// can_node
module can_node (
    input  wire        clk,
    input  wire        rst,
    input  wire        tx_sig,
    output wire        tx_can_tx,
    output wire        tx_rst_n,
    output wire        tx_led,
    output wire [14:0] tx_crc_reg,
    output wire [3:0]  tx_dlc,
    output wire [10:0] tx_id,
    output wire [3:0]  tx_current_state,
    output wire [15:0] tx_bit_counter,
    output wire [63:0] tx_data,
    output wire        tx_send_frame,
    output wire        tx_sending_frame,
    output wire        tx_idle,
    input  wire        rx_can_rx_buf,
    output wire        rx_SOF_detected,
    output wire        rx_receiving_frame,
    output wire        rx_can_rx,
    output wire [10:0] rx_id_rx,
    output wire [3:0]  rx_dlc_rx,
    output wire [63:0] rx_crc_rx,
    output wire [63:0] rx_data_rx,
    output wire [3:0]  rx_current_state,
    output wire [31:0] rx_state_ascii,
    output wire        rx_red,
    output wire        rx_green,
    output wire        rx_blue,
    output wire        rx_debug_led,
  ...
For scale: ~220 flip-flops, ~330 I/O pins, ~0.014 mm^2 of cells after synthesis.
clock: 4.36 ns
lec_check: 0
abc_area: 0
cap_margin: 20
cell_pad_in_sites_global_placement: 0
core_margin: 2
core_utilization: 70
max_routing_layer: met4
place_density_lb_addon: 0.28
slew_margin: 30
run.sh (not shown) runs the stock make flow with config.mk's settings and CLKGATE_MAP_FILE=.
The baseline finished with negative setup slack left.
Next try:
- ABC_AREA: 0 -> unset
- CELL_PAD_IN_SITES_GLOBAL_PLACEMENT: 0 -> unset
- CORE_UTILIZATION: 70 -> 72
- CTS_CLUSTER_DIAMETER: unset -> 337
- CTS_CLUSTER_SIZE: unset -> 95
- MAX_ROUTING_LAYER: met4 -> unset
- PLACE_DENSITY: unset -> 0.36
- PLACE_DENSITY_LB_ADDON: 0.28 -> unset
- SLEW_MARGIN: 30 -> 20
- TNS_END_PERCENT: unset -> 15
- clock period: 4.36 -> 3.2 ns (I/O delays scaled with it)
The new run failed in global routing (5_1_grt).
Area after synthesis does not change.
Synthesized cell count is unchanged.
Die area is lower by 2.7%.
Next try:
- ABC_AREA: unset -> 1
- CORE_UTILIZATION: 72 -> 68
- CTS_CLUSTER_DIAMETER: 337 -> unset
- CTS_CLUSTER_SIZE: 95 -> unset
- PLACE_DENSITY: 0.36 -> unset
- TNS_END_PERCENT: 15 -> unset
- clock period: 3.2 -> 11.0 ns (I/O delays scaled with it)
The new run ran to the end with no violations.
Area after synthesis is higher by 9.3%.
Synthesized cell count grows by 32%.
Die size is higher by 15%.

========
== lagoon ==
Starting RTL as in the previous note.
==> flow/design.v (excerpt) <==
module can_node (
    input  wire        clk,
    input  wire        rst,
    input  wire        tx_sig,
    output wire        tx_can_tx,
    output wire        tx_rst_n,
    output wire        tx_led,
    output wire [14:0] tx_crc_reg,
    output wire [3:0]  tx_dlc,
    output wire [10:0] tx_id,
    output wire [3:0]  tx_current_state,
    output wire [15:0] tx_bit_counter,
    output wire [63:0] tx_data,
    output wire        tx_send_frame,
    output wire        tx_sending_frame,
    output wire        tx_idle,
    input  wire        rx_can_rx_buf,
    output wire        rx_SOF_detected,
    output wire        rx_receiving_frame,
    output wire        rx_can_rx,
    output wire [10:0] rx_id_rx,
    output wire [3:0]  rx_dlc_rx,
    output wire [63:0] rx_crc_rx,
    output wire [63:0] rx_data_rx,
    output wire [3:0]  rx_current_state,
    output wire [31:0] rx_state_ascii,
    output wire        rx_red,
    output wire        rx_green,
    output wire        rx_blue,
    output wire        rx_debug_led,
    output wire [15:0] rx_bit_counter,
    output wire        rx_frame_valid
);
==> flow/config.mk <==
export PLATFORM = sky130hd
export DESIGN_NAME = can_node
export DESIGN_NICKNAME = can_node
export VERILOG_FILES = /design/flow/design.v
export SDC_FILE = /design/flow/constraint.sdc
export NUM_CORES = 4
export LEC_CHECK = 0
export ABC_AREA = 1
export CAP_MARGIN = 20
export CORE_ASPECT_RATIO = 0.86
export CORE_MARGIN = 10
export CORE_UTILIZATION = 40
export CTS_CLUSTER_SIZE = 28
export GPL_ROUTABILITY_DRIVEN = 0
export GPL_TIMING_DRIVEN = 1
export HOLD_SLACK_MARGIN = 0.01
export MAX_ROUTING_LAYER = met4
export MIN_ROUTING_LAYER = met2
export SETUP_SLACK_MARGIN = 1.87
export SLEW_MARGIN = 30
==> flow/constraint.sdc <==
create_clock -name core_clock -period 7.02 [get_ports {clk}]
set_input_delay 1.4040 -clock core_clock [delete_from_list [all_inputs] [get_ports {clk}]]
set_output_delay 1.4040 -clock core_clock [all_outputs]
set_load 0.01 [all_outputs]
> inputs changed (lagoon -> nickel)
- clearing MAX_ROUTING_LAYER, which used to be met4
- clearing GPL_TIMING_DRIVEN, which used to be 1
- clearing ABC_AREA, which used to be 1
- clearing CORE_ASPECT_RATIO, which used to be 0.86
- swapping 30 for 20 in SLEW_MARGIN
- clearing SETUP_SLACK_MARGIN, which used to be 1.87
- swapping 10 for 2 in CORE_MARGIN
- putting TNS_END_PERCENT at 5 where nothing was set
- swapping 28 for 33 in CTS_CLUSTER_SIZE
- swapping 40 for 68 in CORE_UTILIZATION
- clearing GPL_ROUTABILITY_DRIVEN, which used to be 0
- clearing HOLD_SLACK_MARGIN, which used to be 0.01
- clearing MIN_ROUTING_LAYER, which used to be met2
- swapping 7.02 for 4.14 in the clock period (ns, I/O delays scaled along)
==> results <==
Changes observed in nickel relative to lagoon: clock distribution area overhead in the final layout lost 0.50 points; synthesized cell count shrank by 24%; worst setup slack after layout shrank by 2.49 ns.
Changes observed in nickel relative to lagoon: cell count listed in synth_stat.txt dropped about 24%, longest individual stage delay on the worst path dropped 0.24 ns.
Every stage of nickel finished as expected; the final checks, on the other hand, flagged setup timing, which means the layout fails.
Summary of nickel over lagoon: met3 wirelength from detailed routing lost about 75%; shortest period the worst path allows moved down.
Taking lagoon as the reference, in nickel via count fell about 30%, power of the combinational group moved down.
[inputs] ember vs nickel
- removing TNS_END_PERCENT (formerly 5)
- changing CORE_UTILIZATION from 68 to 40
- removing CTS_CLUSTER_SIZE (formerly 33)
- changing the clock period (ns, I/O delays scaled along) from 4.14 to 7.0
## What came out
- ember ran to completion and came out clean on the timing, design-rule and antenna checks.
- Diff nickel -> ember: worst setup slack went up 1.63 ns; worst reg-to-reg path cell count fell 1; met1 track demand over resource went down 19 points.
- Summary of ember over nickel: overall power consumption lost 43%; number of CTS-inserted buffers picked up an extra about 13%.
What violet does differently from ember at the input level:
- CORE_UTILIZATION: 40 -> 49
- the clock period (ns, I/O delays scaled along): 7.0 -> 5.76
Notes after the runs:
Taking violet as 1.0, ember lands at 1.10 on site row count.
The flop share of the area was comparable across ember and violet.
ember reports its first element of the critical path as u_rx.bit_counter[0]$_SDFFE_PP0P_ while violet reports u_rx.bit_counter[6]$_SDFFE_PP0P_.
Post-layout worst setup margin deteriorates in violet relative to ember.
Re total iterations of the first detailed-routing run: ember was higher than violet.
Delta (violet minus ember): area overhead of the layout relative to synthesis now smaller; final worst clock skew now smaller.
--- input diff violet..garnet ---
- a change of CORE_UTILIZATION from 49 to 40
--- outcome ---
On via count, garnet and violet are basically level. garnet ended with less utilization than violet. Looking at flop share of the area, garnet sits 0.24 points lower than violet does. Diff violet -> garnet: power dissipated by switching net loads grew by 2.3%, filler cell count in the final layout increased by 641 relative to the old numbers, final wirelength increased 720 µm. Comparing garnet against violet, there is no change at all in deepest level of the CTS H-tree.
Inputs modified between garnet and delta:
- PLACE_DENSITY now 0.65, previously not set
- CORE_UTILIZATION now 70, was 40
- TNS_END_PERCENT now 5, previously not set
- CTS_CLUSTER_DIAMETER now 321, previously not set
- the clock period (ns, I/O delays scaled along) now 4.73, was 5.76
- In the flow results for garnet and delta, the layout overhead on the synthesized area is smaller on delta.
- Global-route usage delta for delta relative to garnet: 17 points higher
- Core area delta (delta − garnet): favourable
- The met2 layer usage reported by global route reported for delta is greater than that of garnet by 29 points.
- Hold slack of garnet is on par with delta.
- As far as sequential share of layout area is concerned, garnet and delta perform about the same.
Power and IR drop assume default switching activity.
